==> inputs of amber <==
## fp_mul
module fp_mul(clk, op1, op2, result, under, over);
input wire clk;
input wire [15:0] op1, op2;
output reg [15:0] result;
output reg under, over;
reg [15:0] op1reg, op2reg;
wire [21:0] signew;
wire [4:0] expnew;
wire signnew;
wire [15:0] fp_result;
wire fp_under, fp_over;
always @(posedge clk)
begin
	op1reg <= op1;
	op2reg <= op2;
	result <= fp_result;
	under <= fp_under;
	over <= fp_over;
end
fp1 stage1(.sig1(op1reg[10:0]), .sig2(op2reg[10:0]), .exp1(op1reg[14:11]), .exp2(op2reg[14:11]),
	.sign1(op1reg[15]), .sign2(op2reg[15]), .signew(signew), .expnew(expnew), .signnew(signnew));
fp2 stage2(.sig(signew), .exp(expnew), .sign(signnew), .fp_result(fp_result), .under(fp_under), .over(fp_over));
endmodule
Settings: LEC_CHECK=0, CAP_MARGIN=20, CELL_PAD_IN_SITES_DETAIL_PLACEMENT=1, CELL_PAD_IN_SITES_GLOBAL_PLACEMENT=2, CORE_ASPECT_RATIO=0.89, CORE_MARGIN=6, CORE_UTILIZATION=59, GPL_TIMING_DRIVEN=0, MAX_ROUTING_LAYER=met5, MIN_ROUTING_LAYER=met2, PLACE_DENSITY=0.55, SETUP_SLACK_MARGIN=0.26, SLEW_MARGIN=20, TNS_END_PERCENT=95; clock period 7.58 ns.
run.sh (not shown) runs the stock make flow with config.mk's settings and CLKGATE_MAP_FILE=.
==> yarrow: changes against amber <==
Settings changed: ABC_AREA set to 1, CELL_PAD_IN_SITES_DETAIL_PLACEMENT 1 to unset, CELL_PAD_IN_SITES_GLOBAL_PLACEMENT 2 to unset, CORE_ASPECT_RATIO 0.89 to 1.84, CORE_MARGIN 6 to 2, CORE_UTILIZATION 59 to 40, CTS_CLUSTER_DIAMETER set to 347, CTS_CLUSTER_SIZE set to 20, GPL_TIMING_DRIVEN 0 to unset, HOLD_SLACK_MARGIN set to -0.07, MAX_ROUTING_LAYER met5 to unset, MIN_ROUTING_LAYER met2 to unset, PLACE_DENSITY 0.55 to unset, SETUP_SLACK_MARGIN 0.26 to -0.21, TNS_END_PERCENT 95 to unset.
==> flow/constraint.sdc (replaced) <==
create_clock -name core_clock -period 5.3 [get_ports {clk}]
set_input_delay 1.0600 -clock core_clock [delete_from_list [all_inputs] [get_ports {clk}]]
set_output_delay 1.0600 -clock core_clock [all_outputs]
set_load 0.01 [all_outputs]
==> onyx: changes against amber <==
Settings changed: ABC_AREA set to 1, CELL_PAD_IN_SITES_DETAIL_PLACEMENT 1 to unset, CELL_PAD_IN_SITES_GLOBAL_PLACEMENT 2 to unset, CORE_ASPECT_RATIO 0.89 to unset, CORE_MARGIN 6 to 2, CORE_UTILIZATION 59 to 65, GPL_TIMING_DRIVEN 0 to unset, MAX_ROUTING_LAYER met5 to unset, MIN_ROUTING_LAYER met2 to unset, PLACE_DENSITY 0.55 to unset, SETUP_SLACK_MARGIN 0.26 to unset, TNS_END_PERCENT 95 to unset.
==> flow/constraint.sdc (replaced) <==
create_clock -name core_clock -period 5.83 [get_ports {clk}]
set_input_delay 1.1660 -clock core_clock [delete_from_list [all_inputs] [get_ports {clk}]]
set_output_delay 1.1660 -clock core_clock [all_outputs]
set_load 0.01 [all_outputs]
==> comparison <==
onyx finished with timing, DRC and antenna clean. amber ended with an error in global placement without I/O on GPL-0301. yarrow completed with no timing, DRC or antenna violations. Count of clock-buffer cells in the layout: onyx is higher than yarrow (1). Against yarrow, the clock skew of onyx is lower by 0.0023 ns. Between yarrow and onyx, the lower clock power is in onyx (gap 35%, measured against onyx). In flip-flop count, onyx and yarrow do not differ. In yarrow the first-iteration DRC count is lower than in onyx, by about 70%. Of yarrow and onyx, yarrow has the higher fmax (gap 1.8%, measured against onyx). Against yarrow, the global-route usage of onyx is higher by 9.4 points. Between onyx and yarrow, the lower worst setup slack is in yarrow (gap 0.44 ns). Of amber and yarrow, yarrow has the higher synthesized cell count (gap 24%, measured against yarrow). Between onyx and yarrow, the lower sequential power is in onyx (gap 8.6%, measured against yarrow).


==> exp/willow: inputs <==
==> flow/design.v <==
module fp1(sig1, sig2, exp1, exp2, sign1, sign2, signew, expnew, signnew);
input wire [10:0] sig1, sig2; 
input wire [3:0] exp1, exp2;
input wire sign1, sign2;
output wire [21:0] signew;
output wire [4:0] expnew;
output wire signnew;
assign expnew = exp1 + exp2 - 3'b111;
assign signew = sig1 * sig2;
assign signnew = sign1 ^ sign2;
endmodule
module fp2(sig, exp, sign, fp_result, under, over);
input wire [21:0] sig;
input wire [4:0] exp;
input wire sign;
output wire [15:0] fp_result;
output wire under, over;
reg [21:0] tempsig;
reg [4:0] tempexp;
reg underflow;
reg overflow;
always @(*)
begin
	if(sig[20]==1'b0)
		begin
			tempsig = sig >> 1;
			tempexp = exp + 1'b1;
		end
	else 
		begin
			tempsig = sig;
			tempexp = exp;
		end
	if (tempexp > 5'd24) underflow = 1'b1;
	else underflow = 1'b0;
	if (tempexp[4]==1) overflow = 1'b1;
	else overflow =1'b0;
end
assign fp_result = {sign, tempexp[3:0], tempsig[19:9] };
assign under = underflow;
assign over = overflow;
endmodule
module fp_mul(clk, op1, op2, result, under, over);
input wire clk;
input wire [15:0] op1, op2;
output reg [15:0] result;
output reg under, over;
reg [15:0] op1reg, op2reg;
wire [21:0] signew;
wire [4:0] expnew;
wire signnew;
wire [15:0] fp_result;
wire fp_under, fp_over;
always @(posedge clk)
begin
	op1reg <= op1;
	op2reg <= op2;
	result <= fp_result;
	under <= fp_under;
	over <= fp_over;
end
fp1 stage1(.sig1(op1reg[10:0]), .sig2(op2reg[10:0]), .exp1(op1reg[14:11]), .exp2(op2reg[14:11]),
	.sign1(op1reg[15]), .sign2(op2reg[15]), .signew(signew), .expnew(expnew), .signnew(signnew));
fp2 stage2(.sig(signew), .exp(expnew), .sign(signnew), .fp_result(fp_result), .under(fp_under), .over(fp_over));
endmodule
==> flow/run.sh <==
#!/bin/bash
# the make line also repeats each setting of config.mk as NAME=value (left out here)
make -C /OpenROAD-flow-scripts/flow DESIGN_CONFIG=/design/flow/config.mk WORK_HOME=/design/flow/orfs CLKGATE_MAP_FILE= finish
==> flow/config.mk <==
export PLATFORM = sky130hd
export DESIGN_NAME = fp_mul
export DESIGN_NICKNAME = fp_mul
export VERILOG_FILES = /design/flow/design.v
export SDC_FILE = /design/flow/constraint.sdc
export NUM_CORES = 4
export LEC_CHECK = 0
export ABC_AREA = 1
export CAP_MARGIN = 20
export CORE_MARGIN = 2
export CORE_UTILIZATION = 72
export CTS_CLUSTER_SIZE = 98
export SLEW_MARGIN = 20
==> flow/constraint.sdc <==
create_clock -name core_clock -period 1.59 [get_ports {clk}]
set_input_delay 0.3180 -clock core_clock [delete_from_list [all_inputs] [get_ports {clk}]]
set_output_delay 0.3180 -clock core_clock [all_outputs]
set_load 0.01 [all_outputs]
==> exp/juniper: changes against exp/willow <==
ABC_AREA = not set   (was 1)
CAP_MARGIN = 5   (was 20)
CORE_UTILIZATION = 68   (was 72)
CTS_CLUSTER_SIZE = not set   (was 98)
PLACE_DENSITY = 0.67   (was not set)
SETUP_SLACK_MARGIN = 1.02   (was not set)
==> flow/constraint.sdc (replaced) <==
create_clock -name core_clock -period 3.9 [get_ports {clk}]
set_input_delay 0.7800 -clock core_clock [delete_from_list [all_inputs] [get_ports {clk}]]
set_output_delay 0.7800 -clock core_clock [all_outputs]
set_load 0.01 [all_outputs]
==> exp/garnet: changes against exp/willow <==
CORE_UTILIZATION = 71   (was 72)
CTS_CLUSTER_DIAMETER = 199   (was not set)
CTS_CLUSTER_SIZE = 35   (was 98)
==> flow/constraint.sdc (replaced) <==
create_clock -name core_clock -period 4.96 [get_ports {clk}]
set_input_delay 0.9920 -clock core_clock [delete_from_list [all_inputs] [get_ports {clk}]]
set_output_delay 0.9920 -clock core_clock [all_outputs]
set_load 0.01 [all_outputs]
==> comparison table <==
| quantity | exp/willow | exp/juniper | exp/garnet |
|---|---|---|---|
| Mapped Area | 5740 sq um | 5370 sq um | 5740 sq um |
| Post-Synth Adder-Cell Area | 0.411 | 0.439 | 0.411 |
| DIE WIDTH | 93.3 um | 92.9 um | 93.9 um |
| Post-synthesis share of cell area spent on and-or and or-and gates | 0.0390 | 0.0832 | 0.0390 |
| Placed Instance Area | 7170 sq um | 6650 sq um | 6510 sq um |
| Worst-case setup slack after placement | -3.28 ns | -1.37 ns | -0.105 ns |
| Fraction of synthesized cell area in xor and xnor cells | 0.0214 | 0.0307 | 0.0214 |
| Die boundary height | 93.3 um | 92.9 um | 93.9 um |
| Hold_buf cts | - | 0 | 0 |
| Run status | aborted with a tool error | aborted with a tool error | finished clean |
| Stage where the flow stopped | clock tree synthesis (4_1_cts) | global routing (5_1_grt) | - |
| Sequential fraction of the synthesis area | 0.175 | 0.186 | 0.175 |
| Most common cell in the synthesized netlist | sky130_fd_sc_hd__nand2_1 | sky130_fd_sc_hd__inv_1 | sky130_fd_sc_hd__nand2_1 |
| Yosys simple share | 0.203 | 0.155 | 0.203 |
| Mux cell area share | 0 | 0.0105 | 0 |
| Cell at the root of the clock tree | - | sky130_fd_sc_hd__clkbuf_8 | sky130_fd_sc_hd__clkbuf_8 |
| Ys cells | 749 | 566 | 749 |
| Area enclosed by the die boundary | 8700 sq um | 8630 sq um | 8810 sq um |
| Summed standard-cell area reported by yosys | 5740 sq um | 5370 sq um | 5740 sq um |
| Maximum level of the CTS H-tree | - | 2 | 2 |
| Floorplan core density | 0.742 | 0.699 | 0.738 |
Power figures rest on the tool's default switching activity, not on a simulated workload.
